## fpga3
module fpga3(
    input [3:0] SW,
    input rot_A, input rot_B, input rot_dwn,
    input BTN0, input BTN1, input BTN2,
    input reset, input clk,
    output [7:0] LED,
	 output R, output G, output B,
	 output h_sync, output v_sync
    );
reg[10:0] H_scan,V_scan;
wire H_on , V_on;
wire[10:0] X_pix , Y_pix;
reg RR , GG , BB;
reg[2:0] pattn;
reg[3:0] rot_indx;
reg[19:0] debcnt;
reg scal2;
wire scal1,scal_change;
reg[2:0] pattn_scal;
reg dett_A,dett_B,deb_A,deb_B,deb_AA;
wire[10:0] RAD;
reg[10:0] X_cntr;
wire R210,R220,R230,R240,R250,R212,R214,R216 ;
wire G210,G220,G230,G240,G250,G212,G214,G216;
wire B210,B220,B230,B240,B250,B212,B214,B216;
always@(posedge reset or posedge clk)
	if(reset)
		H_scan<= 11'h000;
	else if(H_scan== 11'd1040)
		H_scan<= 11'h001;
	else
		H_scan<= H_scan+11'h001; 
always@(posedge reset or posedge clk)
	if(reset)
		V_scan<= 11'h000;
	else if(V_scan== 11'd666 && H_scan== 11'd1040 )
		V_scan<= 11'h001;
	else if(H_scan== 11'd1040)
		V_scan<= V_scan+11'h001; 
	else
		V_scan<= V_scan;
assign  H_on= (H_scan>= 11'd0105 && H_scan<= 11'd0904);
assign  V_on= (V_scan>= 11'd0023 && V_scan<= 11'd0622);
assign  h_sync= ~(H_scan>= 11'd0921 && H_scan<= 11'd1040);
assign  v_sync= ~(V_scan>= 11'd0659 && V_scan<= 11'd0666);
assign  X_pix= (H_scan>=11'd0105 && H_scan<=11'd0904)? H_scan - 11'd0105 : 11'd0000;
assign  Y_pix= (V_scan>=11'd0023 && V_scan<=11'd0622)? V_scan - 11'd0023 : 11'd0000;
assign  R= RR;
  ...
For scale: ~6200 cells after synthesis, ~58 flip-flops, about 25 I/O pins, roughly 44000 um^2 of cells after synthesis.
make LEC_CHECK=0 ABC_AREA=1 CAP_MARGIN=20 CORE_MARGIN=2 CORE_UTILIZATION=72 CTS_CLUSTER_SIZE=72 PLACE_DENSITY_LB_ADDON=0.01 SETUP_SLACK_MARGIN=3.65 SLEW_MARGIN=20 finish   # period 12.4 ns
run.sh (not shown) runs the stock make flow with config.mk's settings and CLKGATE_MAP_FILE=.
The first run completed, yet does not pass: setup timing.
Rerun with:
--- a/flow/config.mk
+++ b/flow/config.mk
@@ -8 +7,0 @@
-export ABC_AREA = 1
@@ -11,4 +10 @@
-export CORE_UTILIZATION = 72
-export CTS_CLUSTER_SIZE = 72
-export PLACE_DENSITY_LB_ADDON = 0.01
-export SETUP_SLACK_MARGIN = 3.65
+export CORE_UTILIZATION = 40
==> flow/constraint.sdc (replaced) <==
create_clock -name core_clock -period 48.5 [get_ports {clk}]
set_input_delay 9.7000 -clock core_clock [delete_from_list [all_inputs] [get_ports {clk}]]
set_output_delay 9.7000 -clock core_clock [all_outputs]
set_load 0.01 [all_outputs]
Result: The new run produced a clean layout. Worst hold slack improved by 0.0035 ns. Setup slack improved by 7.0 ns. Clock-buffer cell count came out lower by 3. Utilization came out lower by 43 points. Final area came out lower by 13%.
Rerun with:
--- a/flow/config.mk
+++ b/flow/config.mk
@@ -10 +10 @@
-export CORE_UTILIZATION = 40
+export CORE_UTILIZATION = 47
==> flow/constraint.sdc (replaced) <==
create_clock -name core_clock -period 30.6 [get_ports {clk}]
set_input_delay 6.1200 -clock core_clock [delete_from_list [all_inputs] [get_ports {clk}]]
set_output_delay 6.1200 -clock core_clock [all_outputs]
set_load 0.01 [all_outputs]
Outcome: This time the run finished but failed the layout checks on setup timing. Utilization came out higher by 9.5 points. Clock-buffer cell count stays the same. Synthesized cell count does not change. Flip-flop count is unchanged. Die size came out lower by about 15%. Wire length came out higher by about 1.4%. Setup slack degrades by 2.2 ns. Design area came out higher by 4.2%. Via count came out higher by about 1.7%. Non-clock buffer count came out higher by 233.
Rerun with:
--- a/flow/config.mk
+++ b/flow/config.mk
@@ -10 +10,3 @@
-export CORE_UTILIZATION = 47
+export CORE_UTILIZATION = 56
+export CTS_CLUSTER_DIAMETER = 332
+export CTS_CLUSTER_SIZE = 98
The new run completed and failed the layout checks on setup timing. Register-to-register slack loses 0.09 ns. Die area fell by 16%. Worst hold slack improved by 0.0086 ns. Cell area came out lower by 0.88%. Global-route usage increases by 5.6 points.

fpga3 again, from the RTL that the note above started with.
clock: 50.0 ns
lec_check: 0
abc_area: 1
cap_margin: 5
cell_pad_in_sites_global_placement: 1
core_aspect_ratio: 1.81
core_margin: 2
core_utilization: 61
cts_cluster_diameter: 337
cts_cluster_size: 98
place_density: 0.43
slew_margin: 20
tns_end_percent: 35
The starting point ran to the end with no violations.
Change:
Settings changed: CAP_MARGIN 5 to 20, CELL_PAD_IN_SITES_GLOBAL_PLACEMENT 1 to default, CORE_ASPECT_RATIO 1.81 to default, CORE_UTILIZATION 61 to 40, CTS_CLUSTER_DIAMETER 337 to default, CTS_CLUSTER_SIZE 98 to default, GPL_TIMING_DRIVEN from default to 0, PLACE_DENSITY 0.43 to default, TNS_END_PERCENT 35 to default.
What happened: Worst setup slack degrades by 770 ps. Synthesized area is unchanged. Flip-flop count stays the same. Cell count came out higher by 7.4%. Core utilization came out lower by 22 points. Critical path depth came out higher by 1. Cell area came out higher by 1.6%.

fpga3 again, from the RTL that the note above started with.
clock: 27.0 ns
lec_check: 0
abc_area: 1
cap_margin: 40
core_aspect_ratio: 0.92
core_margin: 2
core_utilization: 72
cts_cluster_diameter: 140
hold_slack_margin: 0.29
place_density_lb_addon: 0.18
setup_slack_margin: 2.39
slew_margin: 5
The baseline finished but fails on negative setup slack.
Edit:
==> flow/config.mk (replaced) <==
export PLATFORM = sky130hd
export DESIGN_NAME = fpga3
export DESIGN_NICKNAME = fpga3
export VERILOG_FILES = /design/flow/design.v
export SDC_FILE = /design/flow/constraint.sdc
export NUM_CORES = 4
export LEC_CHECK = 0
export ABC_AREA = 1
export CAP_MARGIN = 20
export CORE_MARGIN = 2
export CORE_UTILIZATION = 72
export CTS_CLUSTER_DIAMETER = 233
export SLEW_MARGIN = 20
==> flow/constraint.sdc (replaced) <==
create_clock -name core_clock -period 34.1 [get_ports {clk}]
set_input_delay 6.8200 -clock core_clock [delete_from_list [all_inputs] [get_ports {clk}]]
set_output_delay 6.8200 -clock core_clock [all_outputs]
set_load 0.01 [all_outputs]
Effect: The new run went through all stages and came out clean; synthesized area is unchanged; clock skew hardly moves; wire length decreases by a few percent; sequential cell count is unchanged; cell area falls by a few percent; worst setup slack improved by 1.8 ns.
Edit:
--- a/flow/config.mk
+++ b/flow/config.mk
@@ -11,2 +11,2 @@
-export CORE_UTILIZATION = 72
-export CTS_CLUSTER_DIAMETER = 233
+export CORE_UTILIZATION = 52
+export CTS_CLUSTER_SIZE = 95
==> flow/constraint.sdc (replaced) <==
create_clock -name core_clock -period 30.6 [get_ports {clk}]
set_input_delay 6.1200 -clock core_clock [delete_from_list [all_inputs] [get_ports {clk}]]
set_output_delay 6.1200 -clock core_clock [all_outputs]
set_load 0.01 [all_outputs]
After rerunning:
- The changed run finished but fails on negative setup slack
- core utilization shrinks by 19 points
- register-to-register slack degrades by 1.7 ns
- die area increases by 38%
- final cell count rose by 7.7%
- critical path depth came out higher by 1
- wire length rises by 4.9%
- global-route usage goes down by 9.1 points
- synthesized area does not change
- final area climbs by 4.8%
Edit:
--- a/flow/config.mk
+++ b/flow/config.mk
@@ -8 +7,0 @@
-export ABC_AREA = 1
@@ -11,2 +10 @@
-export CORE_UTILIZATION = 52
-export CTS_CLUSTER_SIZE = 95
+export CORE_UTILIZATION = 48
==> flow/constraint.sdc (replaced) <==
create_clock -name core_clock -period 48.5 [get_ports {clk}]
set_input_delay 9.7000 -clock core_clock [delete_from_list [all_inputs] [get_ports {clk}]]
set_output_delay 9.7000 -clock core_clock [all_outputs]
set_load 0.01 [all_outputs]
=> The changed run passed the timing, design-rule and antenna checks. Wire length went down by 8.5%. Cell area went down by 8.6%. Worst setup slack gets better by 1.3 ns. Die size rose by 4.3%.
Edit:
--- a/flow/config.mk
+++ b/flow/config.mk
@@ -7,0 +8 @@
+export ABC_AREA = 1
@@ -10 +11,3 @@
-export CORE_UTILIZATION = 48
+export CORE_UTILIZATION = 56
+export CTS_CLUSTER_DIAMETER = 356
+export CTS_CLUSTER_SIZE = 95
==> flow/constraint.sdc (replaced) <==
create_clock -name core_clock -period 22.9 [get_ports {clk}]
set_input_delay 4.5800 -clock core_clock [delete_from_list [all_inputs] [get_ports {clk}]]
set_output_delay 4.5800 -clock core_clock [all_outputs]
set_load 0.01 [all_outputs]
The changed run completed and failed the layout checks on negative setup slack; worst hold slack is worse by 0.016 ns; synthesized cell count rises by about 20%; synthesized area went up by about 4%; cell area goes up by about 10%; routed wire length came out higher by about 8%; core utilization increases by 12 points; clock-buffer cell count does not change.
